==> job 9362 <==
Design saw2sin, start of the top module:
module saw2sin
( input  var        i_clk
, input  var [15:0] i_saw
, output var [15:0] o_sin
);
make LEC_CHECK=0 ABC_AREA=1 CAP_MARGIN=35 CELL_PAD_IN_SITES_DETAIL_PLACEMENT=2 CELL_PAD_IN_SITES_GLOBAL_PLACEMENT=1 CORE_ASPECT_RATIO=1.35 CORE_MARGIN=2 CORE_UTILIZATION=28 CTS_CLUSTER_DIAMETER=37 CTS_CLUSTER_SIZE=60 GPL_ROUTABILITY_DRIVEN=1 GPL_TIMING_DRIVEN=0 HOLD_SLACK_MARGIN=-0.09 MAX_ROUTING_LAYER=met4 MIN_ROUTING_LAYER=met2 PLACE_DENSITY=0.83 SETUP_SLACK_MARGIN=2.98 SLEW_MARGIN=20 finish   # period 45.6 ns
run.sh (not shown) runs the stock make flow with config.mk's settings and CLKGATE_MAP_FILE=.
==> inputs of job 6820, as changes to job 9362 <==
- ABC_AREA: 1 -> not set
- CAP_MARGIN: 35 -> 20
- CELL_PAD_IN_SITES_DETAIL_PLACEMENT: 2 -> not set
- CELL_PAD_IN_SITES_GLOBAL_PLACEMENT: 1 -> not set
- CORE_ASPECT_RATIO: 1.35 -> not set
- CORE_UTILIZATION: 28 -> 9
- CTS_CLUSTER_DIAMETER: 37 -> not set
- CTS_CLUSTER_SIZE: 60 -> not set
- GPL_ROUTABILITY_DRIVEN: 1 -> not set
- GPL_TIMING_DRIVEN: 0 -> not set
- HOLD_SLACK_MARGIN: -0.09 -> not set
- MAX_ROUTING_LAYER: met4 -> not set
- MIN_ROUTING_LAYER: met2 -> not set
- PLACE_DENSITY: 0.83 -> not set
- SETUP_SLACK_MARGIN: 2.98 -> not set
==> flow/constraint.sdc (replaced) <==
create_clock -name core_clock -period 78.7 [get_ports {i_clk}]
set_input_delay 15.7400 -clock core_clock [delete_from_list [all_inputs] [get_ports {i_clk}]]
set_output_delay 15.7400 -clock core_clock [all_outputs]
set_load 0.01 [all_outputs]
==> inputs of job 2392, as changes to job 9362 <==
- ABC_AREA: 1 -> not set
- CAP_MARGIN: 35 -> 20
- CELL_PAD_IN_SITES_DETAIL_PLACEMENT: 2 -> not set
- CELL_PAD_IN_SITES_GLOBAL_PLACEMENT: 1 -> not set
- CORE_ASPECT_RATIO: 1.35 -> not set
- CORE_UTILIZATION: 28 -> 40
- CTS_CLUSTER_DIAMETER: 37 -> not set
- CTS_CLUSTER_SIZE: 60 -> not set
- GPL_ROUTABILITY_DRIVEN: 1 -> not set
- GPL_TIMING_DRIVEN: 0 -> not set
- HOLD_SLACK_MARGIN: -0.09 -> not set
- MAX_ROUTING_LAYER: met4 -> not set
- PLACE_DENSITY: 0.83 -> not set
- SETUP_SLACK_MARGIN: 2.98 -> not set
==> flow/constraint.sdc (replaced) <==
create_clock -name core_clock -period 63.8 [get_ports {i_clk}]
set_input_delay 12.7600 -clock core_clock [delete_from_list [all_inputs] [get_ports {i_clk}]]
set_output_delay 12.7600 -clock core_clock [all_outputs]
set_load 0.01 [all_outputs]
==> comparison <==
- Job 9362 stopped in global routing. Job 2392 completed without violations. Job 6820 completed with no timing, DRC or antenna violations.
- Of job 6820 and job 2392, job 6820 has the higher hold slack (gap 3.0 ns).
- Between job 9362 and job 2392, the lower synthesized area is in job 2392 (gap 0.65%, measured against job 2392).
- In job 2392 the worst setup slack is worse than in job 6820, by 2.9 ns.
- In job 2392 the cell area is higher than in job 6820, by about 16%.
- In flip-flop count, job 2392 and job 6820 do not differ.
- In first-iteration DRC count, job 2392 is at 4.8 times the value of job 6820.
- Against job 6820, the core utilization of job 2392 is higher by 45 points.
- Non-clock buffer count: job 2392 is higher than job 6820 (1447).
- Of job 6820 and job 2392, job 6820 has the higher count of clock-buffer cells in the layout (gap 1).
==> figures <==
metric	job 9362	job 2392	job 6820
Slew of the pin with the lowest slew margin	-	0.960 ns	0.947 ns
CP dominant cell by count	-	a21oi_2	a21oi_1
Critical path data arrival time	-	62.10 ns	74.06 ns
Area share of xor/xnor cells in the synthesized design	18.2%	19.2%	19.2%
Kind of end point of the critical path	-	flip-flop	flip-flop
Status	aborted with a tool error	complete, no violations	complete, no violations
Failing step	global routing	-	-
Delay of the slowest cell on the worst path	-	0.53 ns	0.69 ns
Ratio of routed vias to standard cells	-	7.54	3.31
Number of post-CTS setup repair buffers	825	2	0
Residual DRC	-	0	0
Number of cells traversed by the worst hold path	-	3	3
Largest class	-	combinational gates	combinational gates
Number of logic gates	-	5,354	5,353
Via count	-	67,656	41,437
Drt first pass iters	-	13	6
Placer Congestion	0.960	0.998	0.861
Total area of multi-input combinational cells	-	45,000 um^2	41,300 um^2

========
==> ember: inputs <==
saw2sin again, from the RTL that the note above started with.
make LEC_CHECK=0 ABC_AREA=1 CAP_MARGIN=25 CELL_PAD_IN_SITES_DETAIL_PLACEMENT=2 CELL_PAD_IN_SITES_GLOBAL_PLACEMENT=1 CORE_ASPECT_RATIO=1.35 CORE_MARGIN=2 CORE_UTILIZATION=28 CTS_CLUSTER_SIZE=60 GPL_ROUTABILITY_DRIVEN=1 GPL_TIMING_DRIVEN=1 HOLD_SLACK_MARGIN=-0.09 MIN_ROUTING_LAYER=met2 PLACE_DENSITY=0.83 SETUP_SLACK_MARGIN=2.98 SLEW_MARGIN=20 finish   # period 55.4 ns
==> amber (differences from ember) <==
==> flow/config.mk (replaced) <==
export PLATFORM = sky130hd
export DESIGN_NAME = saw2sin
export DESIGN_NICKNAME = saw2sin
export VERILOG_FILES = /design/flow/design.v
export SDC_FILE = /design/flow/constraint.sdc
export NUM_CORES = 4
export LEC_CHECK = 0
export CAP_MARGIN = 20
export CORE_MARGIN = 2
export CORE_UTILIZATION = 40
export SLEW_MARGIN = 20
==> flow/constraint.sdc (replaced) <==
create_clock -name core_clock -period 67.6 [get_ports {i_clk}]
set_input_delay 13.5200 -clock core_clock [delete_from_list [all_inputs] [get_ports {i_clk}]]
set_output_delay 13.5200 -clock core_clock [all_outputs]
set_load 0.01 [all_outputs]
==> comparison <==
Of ember and amber, ember has the higher synthesized cell count (gap about 12%, measured against amber).
Of ember and amber, ember has the higher synthesized area (gap 0.65%, measured against amber).
Against ember, the die area of amber is lower by 30%.
amber went through all stages and came out clean. ember died in global routing (5_1_grt) with GRT-0116.

========
==> inputs of try-lagoon <==
saw2sin again, from the RTL that the note above started with.
Settings: LEC_CHECK=0, CAP_MARGIN=20, CELL_PAD_IN_SITES_DETAIL_PLACEMENT=2, CELL_PAD_IN_SITES_GLOBAL_PLACEMENT=0, CORE_MARGIN=2, CORE_UTILIZATION=54, CTS_CLUSTER_SIZE=57, MAX_ROUTING_LAYER=met4, PLACE_DENSITY_LB_ADDON=0.17, SETUP_SLACK_MARGIN=-2.0, SLEW_MARGIN=20; clock period 95.9 ns.
==> try-sierra: changes against try-lagoon <==
Settings changed: CELL_PAD_IN_SITES_DETAIL_PLACEMENT 2 to not set, CELL_PAD_IN_SITES_GLOBAL_PLACEMENT 0 to not set, CORE_UTILIZATION 54 to 65, CTS_CLUSTER_SIZE 57 to not set, MAX_ROUTING_LAYER met4 to not set, PLACE_DENSITY_LB_ADDON 0.17 to not set, SETUP_SLACK_MARGIN -2.0 to not set.
==> flow/constraint.sdc (replaced) <==
create_clock -name core_clock -period 67.6 [get_ports {i_clk}]
set_input_delay 13.5200 -clock core_clock [delete_from_list [all_inputs] [get_ports {i_clk}]]
set_output_delay 13.5200 -clock core_clock [all_outputs]
set_load 0.01 [all_outputs]
==> try-garnet: changes against try-lagoon <==
Settings changed: CELL_PAD_IN_SITES_DETAIL_PLACEMENT 2 to not set, CELL_PAD_IN_SITES_GLOBAL_PLACEMENT 0 to not set, CORE_UTILIZATION 54 to 72, CTS_CLUSTER_SIZE 57 to 34, PLACE_DENSITY_LB_ADDON 0.17 to 0.28, SETUP_SLACK_MARGIN -2.0 to not set, TNS_END_PERCENT set to 5.
==> flow/constraint.sdc (replaced) <==
create_clock -name core_clock -period 62.6 [get_ports {i_clk}]
set_input_delay 12.5200 -clock core_clock [delete_from_list [all_inputs] [get_ports {i_clk}]]
set_output_delay 12.5200 -clock core_clock [all_outputs]
set_load 0.01 [all_outputs]
==> try-maple: changes against try-lagoon <==
Settings changed: ABC_AREA set to 1, CELL_PAD_IN_SITES_DETAIL_PLACEMENT 2 to not set, CELL_PAD_IN_SITES_GLOBAL_PLACEMENT 0 to not set, CORE_ASPECT_RATIO set to 1.33, CORE_UTILIZATION 54 to 72, CTS_CLUSTER_DIAMETER set to 312, CTS_CLUSTER_SIZE 57 to 92, MAX_ROUTING_LAYER met4 to not set, PLACE_DENSITY_LB_ADDON 0.17 to not set, SETUP_SLACK_MARGIN -2.0 to not set.
==> flow/constraint.sdc (replaced) <==
create_clock -name core_clock -period 19.9 [get_ports {i_clk}]
set_input_delay 3.9800 -clock core_clock [delete_from_list [all_inputs] [get_ports {i_clk}]]
set_output_delay 3.9800 -clock core_clock [all_outputs]
set_load 0.01 [all_outputs]
==> results <==
In area after synthesis, try-sierra and try-garnet do not differ.
Synthesized cell count is the same in try-sierra and try-garnet.
try-maple failed in detailed placement with DPL-0038. try-sierra produced a clean layout. try-lagoon did not get past detailed placement. try-garnet never finished: it broke off in global routing.
In try-maple the die area is lower than in try-lagoon, by 24%.

========
==> run a <==
==> flow/design.v <==
`default_nettype none
module cordic
( input  var [15:0] i_qph  
, output var [15:0] o_sin  
);
logic [15:0] i_x;
logic [15:0] i_y;
always_comb i_x = i_qph[15] ? 16'h0000 : 16'hDBD9;
always_comb i_y = i_qph[15] ? 16'hDBD9 : 16'h0000;
logic [22:0] cordic_angle [0:18];
always_comb cordic_angle[ 0] = 23'h25C80A;  
always_comb cordic_angle[ 1] = 23'h13F670;  
always_comb cordic_angle[ 2] = 23'h0A2223;  
always_comb cordic_angle[ 3] = 23'h05161A;  
always_comb cordic_angle[ 4] = 23'h028BAF;  
always_comb cordic_angle[ 5] = 23'h0145EC;  
always_comb cordic_angle[ 6] = 23'h00A2F8;  
always_comb cordic_angle[ 7] = 23'h00517C;  
always_comb cordic_angle[ 8] = 23'h0028BE;  
always_comb cordic_angle[ 9] = 23'h00145F;  
always_comb cordic_angle[10] = 23'h000A2F;  
always_comb cordic_angle[11] = 23'h000517;  
always_comb cordic_angle[12] = 23'h00028B;  
always_comb cordic_angle[13] = 23'h000145;  
always_comb cordic_angle[14] = 23'h0000A2;  
always_comb cordic_angle[15] = 23'h000051;  
always_comb cordic_angle[16] = 23'h000028;  
always_comb cordic_angle[17] = 23'h000014;  
always_comb cordic_angle[18] = 23'h00000A;  
/*verilator lint_off UNOPTFLAT*/
logic [18:0] x [0:19];
logic [18:0] y [0:19];
logic [22:0] p [0:19];
/*verilator lint_on UNOPTFLAT*/
always_comb x[0] = {1'b0, i_x, {2{1'b0}}};
always_comb y[0] = {1'b0, i_y, {2{1'b0}}};
always_comb p[0] = {i_qph, {7{1'b0}}};
/*verilator lint_off ALWCOMBORDER*/
for (genvar i = 0; i < 19; i = i + 1) begin: l_cordic_steps
  always_comb
    if (p[i][22]) begin
      x[i+1] = x[i] + (y[i] >>> (i+1));
      y[i+1] = y[i] - (x[i] >>> (i+1));
      p[i+1] = p[i] + cordic_angle[i];
    end else begin
      x[i+1] = x[i] - (y[i] >>> (i+1));
      y[i+1] = y[i] + (x[i] >>> (i+1));
      p[i+1] = p[i] - cordic_angle[i];
    end
end
/*verilator lint_on ALWCOMBORDER*/
always_comb
  if (i_qph > 16'd65508)   o_sin = 16'hFFFE;
  else if (i_qph < 16'd32) o_sin = i_qph + (i_qph >> 1);
  else                     o_sin = y[19][17:2];
endmodule
`default_nettype none
module saw2sin
( input  var        i_clk
, input  var [15:0] i_saw
, output var [15:0] o_sin
);
logic invert;
always_comb invert = i_saw[15];
logic reverse;
always_comb reverse = i_saw[14];
logic [15:0] qsaw;
always_comb qsaw = reverse
  ? {~i_saw[13:0], 2'b11}  
  : {i_saw[13:0], 2'b01};  
logic [15:0] qsin;
cordic cordic
( .i_qph (qsaw)
, .o_sin (qsin)
);
logic [16:0] sin;
always_ff @(posedge i_clk) sin <= reverse
  ? (invert ? ~{1'b1, qsin[15:0]}           
            : {1'b1, qsin[15:0]} + 17'd1)   
  : (invert ? ~{1'b1, qsin[15:0]} + 17'd2   
            : {1'b1, qsin[15:0]} + 17'd0);  
always_comb o_sin = sin[16:1];
endmodule
==> flow/run.sh <==
#!/bin/bash
# the make line also repeats each setting of config.mk as NAME=value (left out here)
make -C /OpenROAD-flow-scripts/flow DESIGN_CONFIG=/design/flow/config.mk WORK_HOME=/design/flow/orfs CLKGATE_MAP_FILE= finish
==> flow/config.mk <==
export PLATFORM = sky130hd
export DESIGN_NAME = saw2sin
export DESIGN_NICKNAME = saw2sin
export VERILOG_FILES = /design/flow/design.v
export SDC_FILE = /design/flow/constraint.sdc
export NUM_CORES = 4
export LEC_CHECK = 0
export ABC_AREA = 1
export CAP_MARGIN = 10
export CELL_PAD_IN_SITES_DETAIL_PLACEMENT = 0
export CORE_MARGIN = 2
export CORE_UTILIZATION = 72
export CTS_CLUSTER_DIAMETER = 359
export CTS_CLUSTER_SIZE = 85
export GPL_ROUTABILITY_DRIVEN = 0
export GPL_TIMING_DRIVEN = 1
export MAX_ROUTING_LAYER = met4
export PLACE_DENSITY = 0.64
export SETUP_SLACK_MARGIN = 2.98
export SLEW_MARGIN = 20
export TNS_END_PERCENT = 45
==> flow/constraint.sdc <==
create_clock -name core_clock -period 55.5 [get_ports {i_clk}]
set_input_delay 11.1000 -clock core_clock [delete_from_list [all_inputs] [get_ports {i_clk}]]
set_output_delay 11.1000 -clock core_clock [all_outputs]
set_load 0.01 [all_outputs]
==> run b: changes against run a <==
ABC_AREA = not set   (was 1)
CAP_MARGIN = 20   (was 10)
CELL_PAD_IN_SITES_DETAIL_PLACEMENT = not set   (was 0)
CORE_UTILIZATION = 65   (was 72)
CTS_CLUSTER_DIAMETER = not set   (was 359)
CTS_CLUSTER_SIZE = not set   (was 85)
GPL_ROUTABILITY_DRIVEN = not set   (was 0)
GPL_TIMING_DRIVEN = not set   (was 1)
MAX_ROUTING_LAYER = not set   (was met4)
PLACE_DENSITY = not set   (was 0.64)
SETUP_SLACK_MARGIN = not set   (was 2.98)
TNS_END_PERCENT = not set   (was 45)
==> flow/constraint.sdc (replaced) <==
create_clock -name core_clock -period 52.8 [get_ports {i_clk}]
set_input_delay 10.5600 -clock core_clock [delete_from_list [all_inputs] [get_ports {i_clk}]]
set_output_delay 10.5600 -clock core_clock [all_outputs]
set_load 0.01 [all_outputs]
==> run c: changes against run a <==
ABC_AREA = not set   (was 1)
CAP_MARGIN = 20   (was 10)
CELL_PAD_IN_SITES_DETAIL_PLACEMENT = not set   (was 0)
CORE_UTILIZATION = 15   (was 72)
CTS_CLUSTER_DIAMETER = not set   (was 359)
CTS_CLUSTER_SIZE = not set   (was 85)
GPL_ROUTABILITY_DRIVEN = not set   (was 0)
GPL_TIMING_DRIVEN = not set   (was 1)
MAX_ROUTING_LAYER = not set   (was met4)
PLACE_DENSITY = not set   (was 0.64)
SETUP_SLACK_MARGIN = not set   (was 2.98)
TNS_END_PERCENT = not set   (was 45)
==> flow/constraint.sdc (replaced) <==
create_clock -name core_clock -period 76.6 [get_ports {i_clk}]
set_input_delay 15.3200 -clock core_clock [delete_from_list [all_inputs] [get_ports {i_clk}]]
set_output_delay 15.3200 -clock core_clock [all_outputs]
set_load 0.01 [all_outputs]
==> impl_metrics.toml <==
# synthesis and place-and-route metrics
[outcome]
outcome = "timing/DRC/antenna clean"

[logic_synthesis]
avgSynthCellArea_um2 = 7.28
synth_cells = 6061
simple_gate_area_share_pct = 15.8
ys_sh_aoi_pct = 29.1
synth_cell_types = 126

[clock_tree]
htreeDepth = 1
clock_sinks = 16

[placement]
placed_area_um2 = 49100
The numbers above come from run c.

==> impl_metrics.toml <==
# generated from flow reports
[outcome]
failing_step = "3_5_place_dp"
first-error = "[ERROR DPL-0033] detailed placement checks failed during check placement."
outcome = "aborted with a tool error"

[logic_synthesis]
simple_gate_area_share_pct = 15.8
ys_sh_aoi_pct = 29.1
avgSynthCellArea_um2 = 7.28
synth_cell_types = 126

[die]
row_count = 95
The numbers above come from run b.

==> impl_metrics.toml <==
# generated from flow reports
[outcome]
outcome = "aborted with a tool error"
failing_step = "5_1_grt"
first-error = "[ERROR GRT-0232] Routing congestion too high. Check the congestion heatmap in the GUI."

[logic_synthesis]
synth_cell_types = 77
avgSynthCellArea_um2 = 6.54

[clock_tree]
htreeDepth = 1
The numbers above come from run a.

